== wip/pepper ==
==> flow/design.v <==
`timescale 1ns/10ps
module mpadd32_shift (CLK, RST_N, s_out, a_in, b_in, write, start, ready);
	input CLK, RST_N;
	input [255:0] a_in, b_in;
	input write, start;
	output [256:0] s_out;
	output ready;
	reg [256:0] sum;
	reg [255:0] a, b;
	reg ready;
	reg [2:0] counter;
	reg carry;
	reg [31:0] a0;
	reg [31:0] a1;
	reg [31:0] a2;
	reg [31:0] a3;
	reg [31:0] a4;
	reg [31:0] a5;
	reg [31:0] a6;
	reg [31:0] a7;
	reg [31:0] b0;
	reg [31:0] b1;
	reg [31:0] b2;
	reg [31:0] b3;
	reg [31:0] b4;
	reg [31:0] b5;
	reg [31:0] b6;
	reg [31:0] b7;
	reg [31:0] s0;
	reg [31:0] s1;
	reg [31:0] s2;
	reg [31:0] s3;
	reg [31:0] s4;
	reg [31:0] s5;
	reg [31:0] s6;
	reg [32:0] s7;
	assign s_out = {s7, s6, s5, s4, s3, s2, s1, s0};
	always @(posedge CLK) begin
		if (~RST_N) begin
			ready <= 1'b0;
			counter <= 3'b000;
		end
		else begin
			if (start) begin
				{carry, s0} <= a0 + b0;
				counter <= counter + 3'b001;
				{a0,a1,a2,a3,a4,a5,a6,a7} <= {a1,a2,a3,a4,a5,a6,a7,32'b0};
				{b0,b1,b2,b3,b4,b5,b6,b7} <= {b1,b2,b3,b4,b5,b6,b7,32'b0};
			end
			else if (counter == 3'b001) begin
				{carry, s1} <= a0 + b0 + carry;
				counter <= counter + 3'b001;
				{a0,a1,a2,a3,a4,a5,a6,a7} <= {a1,a2,a3,a4,a5,a6,a7,32'b0};
				{b0,b1,b2,b3,b4,b5,b6,b7} <= {b1,b2,b3,b4,b5,b6,b7,32'b0};
			end 
			else if (counter == 3'b010) begin
				{carry, s2} <= a0 + b0 + carry;
				counter <= counter + 3'b001;
				{a0,a1,a2,a3,a4,a5,a6,a7} <= {a1,a2,a3,a4,a5,a6,a7,32'b0};
				{b0,b1,b2,b3,b4,b5,b6,b7} <= {b1,b2,b3,b4,b5,b6,b7,32'b0};
			end 
			else if (counter == 3'b011) begin
				{carry, s3} <= a0 + b0 + carry;
				counter <= counter + 3'b001;
				{a0,a1,a2,a3,a4,a5,a6,a7} <= {a1,a2,a3,a4,a5,a6,a7,32'b0};
				{b0,b1,b2,b3,b4,b5,b6,b7} <= {b1,b2,b3,b4,b5,b6,b7,32'b0};
			end 
			else if (counter == 3'b100) begin
				{carry, s4} <= a0 + b0 + carry;
				counter <= counter + 3'b001;
				{a0,a1,a2,a3,a4,a5,a6,a7} <= {a1,a2,a3,a4,a5,a6,a7,32'b0};
				{b0,b1,b2,b3,b4,b5,b6,b7} <= {b1,b2,b3,b4,b5,b6,b7,32'b0};
			end 
			else if (counter == 3'b101) begin
				{carry, s5} <= a0 + b0 + carry;
				counter <= counter + 3'b001;
				{a0,a1,a2,a3,a4,a5,a6,a7} <= {a1,a2,a3,a4,a5,a6,a7,32'b0};
				{b0,b1,b2,b3,b4,b5,b6,b7} <= {b1,b2,b3,b4,b5,b6,b7,32'b0};
			end 
			else if (counter == 3'b110) begin
				{carry, s6} <= a0 + b0 + carry;
				counter <= counter + 3'b001;
				{a0,a1,a2,a3,a4,a5,a6,a7} <= {a1,a2,a3,a4,a5,a6,a7,32'b0};
				{b0,b1,b2,b3,b4,b5,b6,b7} <= {b1,b2,b3,b4,b5,b6,b7,32'b0};
			end 
			else if (counter == 3'b111) begin
				s7 <= a0 + b0 + carry;
				{a0,a1,a2,a3,a4,a5,a6,a7} <= {a1,a2,a3,a4,a5,a6,a7,32'b0};
				{b0,b1,b2,b3,b4,b5,b6,b7} <= {b1,b2,b3,b4,b5,b6,b7,32'b0};
				counter <= 3'b000;
				ready <= 1'b1;
			end
			else begin
				if (write) begin
					a0 <= a_in[31:0];
	 				a1 <= a_in[63:32];
					a2 <= a_in[95:64];
					a3 <= a_in[127:96];
					a4 <= a_in[159:128];
					a5 <= a_in[191:160];
					a6 <= a_in[223:192];
					a7 <= a_in[255:224];
					b0 <= b_in[31:0];
	 				b1 <= b_in[63:32];
					b2 <= b_in[95:64];
					b3 <= b_in[127:96];
					b4 <= b_in[159:128];
					b5 <= b_in[191:160];
					b6 <= b_in[223:192];
					b7 <= b_in[255:224];
					counter <= 3'b000;
					carry <= 1'b0;
				end
				ready <= 1'b0;
			end
		end
	end
endmodule
==> flow/config.mk <==
export PLATFORM = sky130hd
export DESIGN_NAME = mpadd32_shift
export DESIGN_NICKNAME = mpadd32_shift
export VERILOG_FILES = /design/flow/design.v
export SDC_FILE = /design/flow/constraint.sdc
export NUM_CORES = 4
export LEC_CHECK = 0
export CAP_MARGIN = 20
export CORE_MARGIN = 2
export CORE_UTILIZATION = 66
export SLEW_MARGIN = 20
==> flow/constraint.sdc <==
create_clock -name core_clock -period 2.51 [get_ports {CLK}]
set_input_delay 0.5020 -clock core_clock [delete_from_list [all_inputs] [get_ports {CLK}]]
set_output_delay 0.5020 -clock core_clock [all_outputs]
set_load 0.01 [all_outputs]
run.sh (not shown) runs the stock make flow with config.mk's settings and CLKGATE_MAP_FILE=.
For wip/pepper, the flow was terminated by a tool error in global routing and produced no final design.
Changes in wip/amber relative to wip/pepper:
Settings: PLACE_DENSITY: unset -> 0.64; CORE_UTILIZATION: 66 -> 70; MAX_ROUTING_LAYER: unset -> met4; CAP_MARGIN: 20 -> 40; the clock period (ns, I/O delays scaled along): 2.51 -> 4.25.
==> comparison <==
- wip/amber never completed; the flow aborted with a tool error in global routing.
- As far as total number of clock tree sinks goes, wip/amber and wip/pepper are indistinguishable; the numbers are identical.
- Post-synthesis average cell area across wip/amber and wip/pepper: no real change.
- Summary: floorplan die area, wip/amber better than wip/pepper
- Against wip/pepper as the reference, wip/amber delivers a lower total cell area at the placement stage.
- When wip/amber is measured against wip/pepper, its post-placement cell count turns out 231 lower.
- Number of instances resized during post-cts repair is lower on wip/amber
- wip/pepper → wip/amber: total clock buffers created by CTS shows an increase of 1.4%, adder-cell area share of the yosys netlist was more or less identical.
Here is what was changed in the inputs of wip/lagoon compared with wip/amber.
Settings: MAX_ROUTING_LAYER removed (was met4); CORE_UTILIZATION changed from 70 to 61; PLACE_DENSITY removed (was 0.64); CAP_MARGIN changed from 40 to 20; SETUP_SLACK_MARGIN newly set to -0.21; CTS_CLUSTER_SIZE newly set to 42; the clock period (ns, I/O delays scaled along) changed from 4.25 to 2.51.
--- outcome ---
Although it ran to completion, wip/lagoon produced a layout that fails the final checks because of negative setup slack.
Compared with wip/amber, height of the die in wip/lagoon increased by a few percent.
wip/lagoon: placed standard-cell area higher than wip/amber
Post-CTS setup repair buffer count was higher in the run labelled wip/lagoon.
Edits applied to the flow inputs when going from wip/lagoon to wip/xenon:
Settings: CORE_UTILIZATION changed from 61 to 70; PLACE_DENSITY_LB_ADDON newly set to 0.25; CTS_CLUSTER_SIZE removed (was 42); MAX_ROUTING_LAYER newly set to met4; SETUP_SLACK_MARGIN removed (was -0.21); the clock period (ns, I/O delays scaled along) changed from 2.51 to 4.25.
[summary]
- wip/xenon terminated abnormally: global routing reported GRT-0116.
- wip/xenon and wip/lagoon ended up with roughly the same synthesized cell area.
- Re post-synth area from yosys stat: no difference whatsoever between wip/lagoon and wip/xenon.
- Number of instances in the placed design, wip/xenon and wip/lagoon: smaller value in wip/xenon
- The share of cell area taken by muxes after synthesis on wip/xenon is in line with that on wip/lagoon.
- Number of setup buffers added after CTS: wip/xenon vs wip/lagoon down 31
- [compare] base=wip/lagoon new=wip/xenon: overall die area moved down, height of the chip now sits lower, xor and xnor fraction of the mapped netlist area neither gained nor lost much.
- In wip/xenon relative to wip/lagoon, instance area at placement had gone down by a few percent.
- wip/xenon vs wip/lagoon, pre-CTS worst setup slack went up by 0.98 ns.

========
run 1:
RTL: the design.v shown in full above, as it stands there.
Settings: LEC_CHECK=0, CAP_MARGIN=20, CORE_MARGIN=2, CORE_UTILIZATION=57, SLEW_MARGIN=20; clock period 2.51 ns.
Every stage of run 1 finished as expected; the final checks, on the other hand, flagged setup timing, which means the layout fails.
Edits applied to the flow inputs when going from run 1 to run 2:
# run 1
export LEC_CHECK = 0
export CAP_MARGIN = 20
export CORE_MARGIN = 2
export CORE_UTILIZATION = 57
export SLEW_MARGIN = 20
create_clock -name core_clock -period 2.51 [get_ports {CLK}]
# run 2
export LEC_CHECK = 0
export ABC_AREA = 1
export CAP_MARGIN = 20
export CORE_MARGIN = 2
export CORE_UTILIZATION = 72
export CTS_CLUSTER_DIAMETER = 361
export CTS_CLUSTER_SIZE = 74
export PLACE_DENSITY_LB_ADDON = 0.02
export SETUP_SLACK_MARGIN = -0.26
export SLEW_MARGIN = 20
create_clock -name core_clock -period 2.56 [get_ports {CLK}]
Notes after the runs:
Between run 1 and run 2, the synthesis area per yosys is lower for run 1.
Taking run 1 as the reference point, the mean instance size in the synthesized netlist of run 2 falls by 11%.
Run 2 never completed; the flow aborted with a tool error in clock tree synthesis.
Post-synthesis instance area came out higher on run 2 than on run 1.
On adder-cell share of the synthesized area, run 1 and run 2 are basically level.
### run 2 -> run 3
# run 2
export LEC_CHECK = 0
export ABC_AREA = 1
export CAP_MARGIN = 20
export CORE_MARGIN = 2
export CORE_UTILIZATION = 72
export CTS_CLUSTER_DIAMETER = 361
export CTS_CLUSTER_SIZE = 74
export PLACE_DENSITY_LB_ADDON = 0.02
export SETUP_SLACK_MARGIN = -0.26
export SLEW_MARGIN = 20
create_clock -name core_clock -period 2.56 [get_ports {CLK}]
# run 3
export LEC_CHECK = 0
export CAP_MARGIN = 20
export CORE_MARGIN = 2
export CORE_UTILIZATION = 40
export SLEW_MARGIN = 20
create_clock -name core_clock -period 4.53 [get_ports {CLK}]
### Flow results
Run 3: flow completed, timing, DRC and antenna clean. Run 2 terminated abnormally: clock tree synthesis reported DPL-0033. Run 2 → run 3: post-synthesis cell area fell by 1100 um^2; and-or/or-and share of the synthesized area increased by 2.5 points relative to the old numbers; synthesized instance count decreased by 432 relative to the old numbers. As of run 3, number of nets produced by synthesis had fallen by more than 10% compared to run 2. Relative to run 2, xor and xnor fraction of the mapped netlist area has increased by 0.91 points in run 3. Side by side, placed wire-length estimate turned out lower in run 3 than in run 2. Run 3 against run 2; post-synth area from yosys stat is down by a few percent. Row mean post-synth cell area: run 3 higher / run 2 lower.

========
Starts from the design.v that is shown in full above.
==> flow/config.mk <==
export PLATFORM = sky130hd
export DESIGN_NAME = mpadd32_shift
export DESIGN_NICKNAME = mpadd32_shift
export VERILOG_FILES = /design/flow/design.v
export SDC_FILE = /design/flow/constraint.sdc
export NUM_CORES = 4
export LEC_CHECK = 0
export ABC_AREA = 1
export CAP_MARGIN = 20
export CORE_MARGIN = 2
export CORE_UTILIZATION = 69
export PLACE_DENSITY = 0.37
export SLEW_MARGIN = 20
==> flow/constraint.sdc <==
create_clock -name core_clock -period 6.29 [get_ports {CLK}]
set_input_delay 1.2580 -clock core_clock [delete_from_list [all_inputs] [get_ports {CLK}]]
set_output_delay 1.2580 -clock core_clock [all_outputs]
set_load 0.01 [all_outputs]
The first run finished with timing, DRC and antenna clean.
Rerun with:
ABC_AREA = default   (was 1)
CORE_UTILIZATION = 40   (was 69)
CTS_CLUSTER_SIZE = 31   (was default)
PLACE_DENSITY = default   (was 0.37)
TNS_END_PERCENT = 70   (was default)
clock period = 5.0 ns   (was 6.29 ns; I/O delays follow)
The new run produced a clean layout.
Sequential power goes up by 12%.
First-iteration DRC count goes down by 78%.
Design area goes down by 0.91%.
Register-to-register slack gets worse by 1300 ps.
Final cell count goes down by 1.0%.
Critical path depth goes up by 2.
Rerun with:
CORE_UTILIZATION = 61   (was 40)
CTS_CLUSTER_SIZE = 53   (was 31)
SETUP_SLACK_MARGIN = 0.63   (was default)
TNS_END_PERCENT = default   (was 70)
clock period = 2.51 ns   (was 5.0 ns; I/O delays follow)
=> With this change the flow ended with an error in global routing. Die size falls by 34%. Area after synthesis does not change. Synthesized cell count stays the same.

========
== run C ==
Starts from the design.v that is shown in full above.
clock: 4.25 ns
lec_check: 0
cap_margin: 20
core_margin: 2
core_utilization: 65
max_routing_layer: met4
slew_margin: 20
Run C finished all stages; however, its layout fails the closing checks, the failures being negative setup slack.
diff inputs: run C => run A
- CORE_UTILIZATION: 65 -> 66
- MAX_ROUTING_LAYER: met4 -> unset
- the clock period (ns, I/O delays scaled along): 4.25 -> 2.54
Notes after the runs:
Seen in the log of run A: GRT-0232 during global routing, after which the run never completed.
Delta (run A minus run C): quantity of gates resized following cts went up 215, worst slack at placement dropped 1380 ps.
Between run C and run A, the flow reports overall die width decreasing slightly.

========
Setup of east:
RTL: the design.v shown in full above, as it stands there.
==> flow/config.mk <==
export PLATFORM = sky130hd
export DESIGN_NAME = mpadd32_shift
export DESIGN_NICKNAME = mpadd32_shift
export VERILOG_FILES = /design/flow/design.v
export SDC_FILE = /design/flow/constraint.sdc
export NUM_CORES = 4
export LEC_CHECK = 0
export CAP_MARGIN = 20
export CORE_MARGIN = 2
export CORE_UTILIZATION = 66
export SLEW_MARGIN = 20
==> flow/constraint.sdc <==
create_clock -name core_clock -period 4.53 [get_ports {CLK}]
set_input_delay 0.9060 -clock core_clock [delete_from_list [all_inputs] [get_ports {CLK}]]
set_output_delay 0.9060 -clock core_clock [all_outputs]
set_load 0.01 [all_outputs]
#### Input delta (north over east)
Settings: putting CTS_CLUSTER_SIZE at 66 where nothing was set; swapping 66 for 57 in CORE_UTILIZATION; swapping 4.53 for 2.51 in the clock period (ns, I/O delays scaled along).
Findings:
north: power density over the cells is 81% higher than what east reported.
north -> stages 100% | layout checks FAIL | negative setup slack
[compare] base=east new=north: post-route met1 wirelength went up, routed wire length per instance went down, via count went down.
Total power of north is higher than that of east.

========
RTL: the design.v shown in full above, as it stands there.
Settings: LEC_CHECK=0, ABC_AREA=1, CAP_MARGIN=25, CELL_PAD_IN_SITES_DETAIL_PLACEMENT=0, CELL_PAD_IN_SITES_GLOBAL_PLACEMENT=1, CORE_ASPECT_RATIO=1.38, CORE_MARGIN=2, CORE_UTILIZATION=56, CTS_CLUSTER_SIZE=88, GPL_ROUTABILITY_DRIVEN=0, GPL_TIMING_DRIVEN=0, SLEW_MARGIN=20, TNS_END_PERCENT=10; clock period 7.17 ns.
The first run finished clean.
Change:
Settings changed: ABC_AREA 1 to unset, CELL_PAD_IN_SITES_DETAIL_PLACEMENT 0 to 2, CORE_ASPECT_RATIO 1.38 to unset, CTS_CLUSTER_SIZE 88 to 31, GPL_ROUTABILITY_DRIVEN 0 to unset, GPL_TIMING_DRIVEN 0 to unset.
Effect: Now the flow ended with an error in detailed placement (3_5_place_dp). Die area shrinks by a few percent. Synthesized area drops by a few percent. Synthesized cell count came out lower by roughly a tenth.
No activity file was given, so power comes from the tool's default toggle rates.
